## alpha
## component
module component (
    input  wire         clk,
    input  wire         rst,
    input  wire [31:0]  fifo1_data_in,
    input  wire [31:0]  fifo2_data_in,
    input  wire [31:0]  fifo3_data_in,
    input  wire         fifo1_write_en,
    input  wire         fifo2_write_en,
    input  wire         fifo3_write_en,
    input  wire         fifo1_read_en,
    input  wire         fifo2_read_en,
    input  wire         fifo3_read_en,
    output wire [31:0]  result_out,
    output wire         fifo1_empty,
    output wire         fifo2_empty,
    output wire         fifo3_empty,
    output wire         fifo1_full,
    output wire         fifo2_full,
    output wire         fifo3_full
);
    wire [31:0] fifo1_data_out;
    wire [31:0] fifo2_data_out;
    wire [31:0] fifo3_data_out;
    wire [31:0] mult_result;
    fifo #(
        .DEPTH(16),
        .DATA_WIDTH(32),
        .PTR_SIZE(5)
    ) fifo1_inst (
        .clk(clk),
        .rst(rst),
        .wr_en(fifo1_write_en),
        .re_en(fifo1_read_en),
        .data_in(fifo1_data_in),
        .data_out(fifo1_data_out),
        .empty(fifo1_empty),
        .full(fifo1_full)
    );
    fifo #(
        .DEPTH(16),
        .DATA_WIDTH(32),
        .PTR_SIZE(5)
    ) fifo2_inst (
  ...
==> flow/config.mk <==
export PLATFORM = sky130hd
export DESIGN_NAME = component
export DESIGN_NICKNAME = component
export VERILOG_FILES = /design/flow/design.v
export SDC_FILE = /design/flow/constraint.sdc
export NUM_CORES = 4
export LEC_CHECK = 0
export CAP_MARGIN = 20
export CELL_PAD_IN_SITES_DETAIL_PLACEMENT = 1
export CELL_PAD_IN_SITES_GLOBAL_PLACEMENT = 2
export CORE_MARGIN = 4
export CORE_UTILIZATION = 43
export CTS_CLUSTER_DIAMETER = 28
export GPL_ROUTABILITY_DRIVEN = 1
export GPL_TIMING_DRIVEN = 1
export MAX_ROUTING_LAYER = met5
export MIN_ROUTING_LAYER = met1
export PLACE_DENSITY = 0.94
export SETUP_SLACK_MARGIN = 0.88
export SLEW_MARGIN = 30
export TNS_END_PERCENT = 55
==> flow/constraint.sdc <==
create_clock -name core_clock -period 17.8 [get_ports {clk}]
set_input_delay 3.5600 -clock core_clock [delete_from_list [all_inputs] [get_ports {clk}]]
set_output_delay 3.5600 -clock core_clock [all_outputs]
set_load 0.01 [all_outputs]
run.sh (not shown) runs the stock make flow with config.mk's settings and CLKGATE_MAP_FILE=.
alpha reached the end of the flow, and the finished layout is clean on the timing, DRC and antenna checks.
[inputs] beta vs alpha
- MIN_ROUTING_LAYER no longer set, was met1
- GPL_ROUTABILITY_DRIVEN no longer set, was 1
- CTS_CLUSTER_DIAMETER no longer set, was 28
- SLEW_MARGIN now 20, was 30
- CELL_PAD_IN_SITES_GLOBAL_PLACEMENT no longer set, was 2
- SETUP_SLACK_MARGIN no longer set, was 0.88
- CORE_UTILIZATION now 59, was 43
- MAX_ROUTING_LAYER no longer set, was met5
- CELL_PAD_IN_SITES_DETAIL_PLACEMENT no longer set, was 1
- GPL_TIMING_DRIVEN no longer set, was 1
- CORE_MARGIN now 2, was 4
- TNS_END_PERCENT no longer set, was 55
- PLACE_DENSITY no longer set, was 0.94
- the clock period (ns, I/O delays scaled along) now 9.75, was 17.8
==> comparison <==
- Nothing crashed in beta and all stages finished; the problem is that the final layout failed, the offending checks being setup timing.
- NOTE: cell area after placement in beta exceeds that of alpha
- Register share after synthesis: beta vs alpha identical
- Cell area after layout (lower): beta
- beta vs alpha: via density per instance down
> inputs changed (beta -> gamma)
- an added PLACE_DENSITY of 0.6
- a change of CORE_UTILIZATION from 59 to 45
- a change of the clock period (ns, I/O delays scaled along) from 9.75 to 12.8
- Per the final summary, gamma finished and its layout is clean on timing, DRC and antenna.
- Comparing beta and gamma, the higher global-route wire length before repair was measured on beta.
- The multi-input combinational cell area of gamma falls short of that of beta by about 1.4%.
- In gamma relative to beta, post-route cell area had gone down by a few percent.
- beta ended up with result_out[29] as its termination of the worst setup path; gamma ended up with result_out[27].
Input-level comparison between delta and gamma:
- CTS_CLUSTER_SIZE now 60, previously not set
- CORE_UTILIZATION now 60, was 45
- the clock period (ns, I/O delays scaled along) now 8.79, was 12.8
### Flow results
- delta -> stages 100% | layout checks FAIL | setup timing
- The cell area of delta was inferior to that of gamma.
- Changes observed in delta relative to gamma: detailed-route wire length on metal 1 went down 1.8%, register-to-register slack shrank by 4150 ps.
- Max share of the clock period used by the worst path after layout across delta and gamma: delta
- In delta relative to gamma, routed wire length had gone up slightly.
- Sort delta and gamma by final standard cell count with taps included and fillers excluded, ascending, and delta comes first.
- delta ended with less combined buffer and inverter count along the critical path than gamma.
- Compared with gamma, non-clock buffer count in delta increased by more than half.

---

## v53
component again, from the RTL that the note above started with.
Settings: LEC_CHECK=0, CAP_MARGIN=20, CORE_MARGIN=2, CORE_UTILIZATION=72, CTS_CLUSTER_SIZE=60, HOLD_SLACK_MARGIN=0.29, PLACE_DENSITY_LB_ADDON=0.01, SETUP_SLACK_MARGIN=2.34, SLEW_MARGIN=20; clock period 10.2 ns.
Layout checks on v53: not met. Flow itself completed; violations: setup timing.
Modified inputs, v22 compared to v53
Settings: a deleted PLACE_DENSITY_LB_ADDON that had been 0.01; an added CTS_CLUSTER_DIAMETER of 37; an added PLACE_DENSITY of 0.6; a deleted SETUP_SLACK_MARGIN that had been 2.34; a change of CORE_UTILIZATION from 72 to 58; an added TNS_END_PERCENT of 5; a deleted HOLD_SLACK_MARGIN that had been 0.29; a deleted CTS_CLUSTER_SIZE that had been 60; a change of the clock period (ns, I/O delays scaled along) from 10.2 to 10.3.
Notes after the runs:
- v22 finished all stages; layout check result: FAIL, due to setup timing.
- For the critical path depth, v22 came in 2 lower than v53 did.
- v22 ends up with lower post-route clock period utilization than v53 does.
- Compared with v53, v22 shows a standard cell area after detailed placement that is about 0.54% higher.
- There was hardly any difference in non-clock buffer count in the final layout between v53 and v22.
- Worst setup skew after layout: v22 vs v53 up 78 ps
- v22: DRC marker count from the first detailed-route iteration lower than v53
The inputs of v3 differ from those of v22 as listed below.
Settings: an added CORE_ASPECT_RATIO of 0.6; a change of CAP_MARGIN from 20 to 5; an added GPL_TIMING_DRIVEN of 0; a change of CORE_UTILIZATION from 58 to 40; an added CTS_CLUSTER_SIZE of 63; an added PLACE_DENSITY_LB_ADDON of 0.26; an added MAX_ROUTING_LAYER of met4; a deleted PLACE_DENSITY that had been 0.6; a deleted CTS_CLUSTER_DIAMETER that had been 37; a change of the clock period (ns, I/O delays scaled along) from 10.3 to 11.5.
### Flow results
- The flow for v3 finished, though final verification flagged setup timing.
- Relative to v22, v3 improves worst setup slack.
- Going from v22 to v3, the worst setup slack before clock tree synthesis was found to have gone down by 1960 ps.
- Compared with v22, v3 shows a met1 track demand over resource in global routing that is 4.3 points lower.
- In the metrics for v22 and v3, the one carrying the lower final setup skew is v3.
- Comparing v22 and v3, the higher count of plain and timing-repair buffers in the layout was measured on v22.
> inputs changed (v3 -> v57)
Settings: TNS_END_PERCENT no longer set, was 5; CTS_CLUSTER_SIZE no longer set, was 63; CAP_MARGIN now 20, was 5; GPL_TIMING_DRIVEN no longer set, was 0; MAX_ROUTING_LAYER no longer set, was met4; CORE_ASPECT_RATIO no longer set, was 0.6; PLACE_DENSITY_LB_ADDON no longer set, was 0.26; CORE_UTILIZATION now 57, was 40; PLACE_DENSITY now 0.6, previously not set; the clock period (ns, I/O delays scaled along) now 7.91, was 11.5.
## What came out
v57: all stages done; final checks FAILED (setup timing). v3 was smaller in final cell area than v57. Diff v3 -> v57: global-route wire length before repair lost about 15%; number of input and output port buffers inserted shows no meaningful change.
What v10 does differently from v57 at the input level:
Settings: changing CORE_UTILIZATION from 57 to 25; changing the clock period (ns, I/O delays scaled along) from 7.91 to 12.8.
Findings:
v10 completed end to end with timing, DRC and antenna clean. Floorplan die height, v10 and v57, lower one = v57. Met1 routed wirelength after detailed routing in v10 vs v57: up 9500 um. From v57 to v10, mux contribution to synthesized area did not move at all. Looking at register share of the cell area across v10 and v57, the one that comes out higher is v10.
